==> inputs of 04-13 <==
// sd_card_top
module sd_card_top
#(
	parameter  SPI_LOW_SPEED_DIV = 248,          
	parameter  SPI_HIGH_SPEED_DIV = 0            
)
(
	input            clk,
	input            rst,
	output           SD_nCS,                     
	output           SD_DCLK,                    
	output           SD_MOSI,                    
	input            SD_MISO,                    
	output           sd_init_done,               
	input            sd_sec_read,                
	input[31:0]      sd_sec_read_addr,           
	output[7:0]      sd_sec_read_data,           
	output           sd_sec_read_data_valid,     
	output           sd_sec_read_end,            
	input            sd_sec_write,               
	input[31:0]      sd_sec_write_addr,          
	input[7:0]       sd_sec_write_data,          
	output           sd_sec_write_data_req,      
	output           sd_sec_write_end            
);
wire[15:0]           spi_clk_div;                
wire                 cmd_req;                    
wire                 cmd_req_ack;                
wire                 cmd_req_error;              
wire[47:0]           cmd;                        
  ...
export LEC_CHECK = 0
export ABC_AREA = 0
export CAP_MARGIN = 5
export CELL_PAD_IN_SITES_GLOBAL_PLACEMENT = 0
export CORE_ASPECT_RATIO = 0.91
export CORE_MARGIN = 2
export CORE_UTILIZATION = 72
export CTS_CLUSTER_SIZE = 14
export HOLD_SLACK_MARGIN = 0.06
export PLACE_DENSITY = 0.64
export SETUP_SLACK_MARGIN = -0.55
export SLEW_MARGIN = 5
export TNS_END_PERCENT = 25
create_clock -name core_clock -period 5.75 [get_ports {clk}]
run.sh (not shown) runs the stock make flow with config.mk's settings and CLKGATE_MAP_FILE=.
==> 12-11 (differences from 04-13) <==
CAP_MARGIN = 20   (was 5)
CELL_PAD_IN_SITES_GLOBAL_PLACEMENT = unset   (was 0)
CORE_ASPECT_RATIO = unset   (was 0.91)
CTS_CLUSTER_DIAMETER = 356   (was unset)
CTS_CLUSTER_SIZE = 32   (was 14)
HOLD_SLACK_MARGIN = unset   (was 0.06)
PLACE_DENSITY = 0.95   (was 0.64)
SETUP_SLACK_MARGIN = -0.21   (was -0.55)
SLEW_MARGIN = 20   (was 5)
TNS_END_PERCENT = unset   (was 25)
==> flow/constraint.sdc (replaced) <==
create_clock -name core_clock -period 2.0 [get_ports {clk}]
set_input_delay 0.4000 -clock core_clock [delete_from_list [all_inputs] [get_ports {clk}]]
set_output_delay 0.4000 -clock core_clock [all_outputs]
set_load 0.01 [all_outputs]
==> 10-10 (differences from 04-13) <==
ABC_AREA = 1   (was 0)
CELL_PAD_IN_SITES_GLOBAL_PLACEMENT = unset   (was 0)
CORE_ASPECT_RATIO = unset   (was 0.91)
CORE_UTILIZATION = 70   (was 72)
CTS_CLUSTER_DIAMETER = 201   (was unset)
HOLD_SLACK_MARGIN = unset   (was 0.06)
PLACE_DENSITY = unset   (was 0.64)
SETUP_SLACK_MARGIN = unset   (was -0.55)
SLEW_MARGIN = 20   (was 5)
TNS_END_PERCENT = unset   (was 25)
==> flow/constraint.sdc (replaced) <==
create_clock -name core_clock -period 2.4 [get_ports {clk}]
set_input_delay 0.4800 -clock core_clock [delete_from_list [all_inputs] [get_ports {clk}]]
set_output_delay 0.4800 -clock core_clock [all_outputs]
set_load 0.01 [all_outputs]
==> 12-25 (differences from 04-13) <==
ABC_AREA = unset   (was 0)
CAP_MARGIN = 20   (was 5)
CELL_PAD_IN_SITES_GLOBAL_PLACEMENT = unset   (was 0)
CORE_ASPECT_RATIO = unset   (was 0.91)
CORE_UTILIZATION = 16   (was 72)
CTS_CLUSTER_SIZE = unset   (was 14)
HOLD_SLACK_MARGIN = unset   (was 0.06)
PLACE_DENSITY = unset   (was 0.64)
SETUP_SLACK_MARGIN = unset   (was -0.55)
SLEW_MARGIN = 20   (was 5)
TNS_END_PERCENT = unset   (was 25)
==> flow/constraint.sdc (replaced) <==
create_clock -name core_clock -period 5.65 [get_ports {clk}]
set_input_delay 1.1300 -clock core_clock [delete_from_list [all_inputs] [get_ports {clk}]]
set_output_delay 1.1300 -clock core_clock [all_outputs]
set_load 0.01 [all_outputs]
==> comparison table <==
Outcome: 10-10 timing/DRC/antenna clean; 12-11 did not finish; 12-25 timing/DRC/antenna clean; 04-13 timing/DRC/antenna clean
Stage where the flow stopped: 10-10 -; 12-11 global routing (5_1_grt); 12-25 -; 04-13 -
Hold_ws: 10-10 0.262 ns; 12-11 -; 12-25 0.425 ns; 04-13 0.462 ns
Postcts setup bufs: 10-10 0; 12-11 6; 12-25 0; 04-13 0
Clock tree from TritonCTS: 10-10 built; 12-11 -; 12-25 built; 04-13 built
Seq. pwr: 10-10 3.64 mW; 12-11 -; 12-25 1.44 mW; 04-13 1.42 mW
Post-Route Skew: 10-10 0.0178 ns; 12-11 -; 12-25 0.0201 ns; 04-13 0.0121 ns
Net count, final: 10-10 1365; 12-11 -; 12-25 1179; 04-13 1174
Cell depth of the worst flop-to-flop path: 10-10 11; 12-11 -; 12-25 8; 04-13 8
Mux contribution to synthesized area: 10-10 0%; 12-11 5.51%; 12-25 5.51%; 04-13 5.51%
Horizontal die dimension: 10-10 123 µm; 12-11 120 µm; 12-25 250 µm; 04-13 126 µm
Placement Cell Area: 10-10 11000 µm²; 12-11 11600 µm²; 12-25 11400 µm²; 04-13 10600 µm²
Final instance count without filler cells: 10-10 1469; 12-11 -; 12-25 1890; 04-13 1269
Startpoint Class: 10-10 flip-flop; 12-11 -; 12-25 flip-flop; 04-13 flip-flop
Metal-1 WL: 10-10 10.1 mm; 12-11 -; 12-25 13.0 mm; 04-13 9.95 mm
Layout clock buffers: 10-10 31; 12-11 -; 12-25 31; 04-13 30
Worst path slowest cell: 10-10 dfrtp_1; 12-11 -; 12-25 nor3b_1; 04-13 nor3b_4
Clock-pin slew on the worst setup and hold paths: 10-10 0.07 ns; 12-11 -; 12-25 0.06 ns; 04-13 0.07 ns
Syn avg cell area: 10-10 8.27 µm²; 12-11 9.48 µm²; 12-25 9.48 µm²; 04-13 9.48 µm²
Net count entering floorplan: 10-10 1280; 12-11 1109; 12-25 1109; 04-13 1109
Power in combinational cells: 10-10 0.565 mW; 12-11 -; 12-25 0.111 mW; 04-13 0.103 mW
Slew of the pin with the lowest slew margin: 10-10 1.10 ns; 12-11 -; 12-25 1.06 ns; 04-13 1.05 ns
Power and IR drop assume default switching activity.
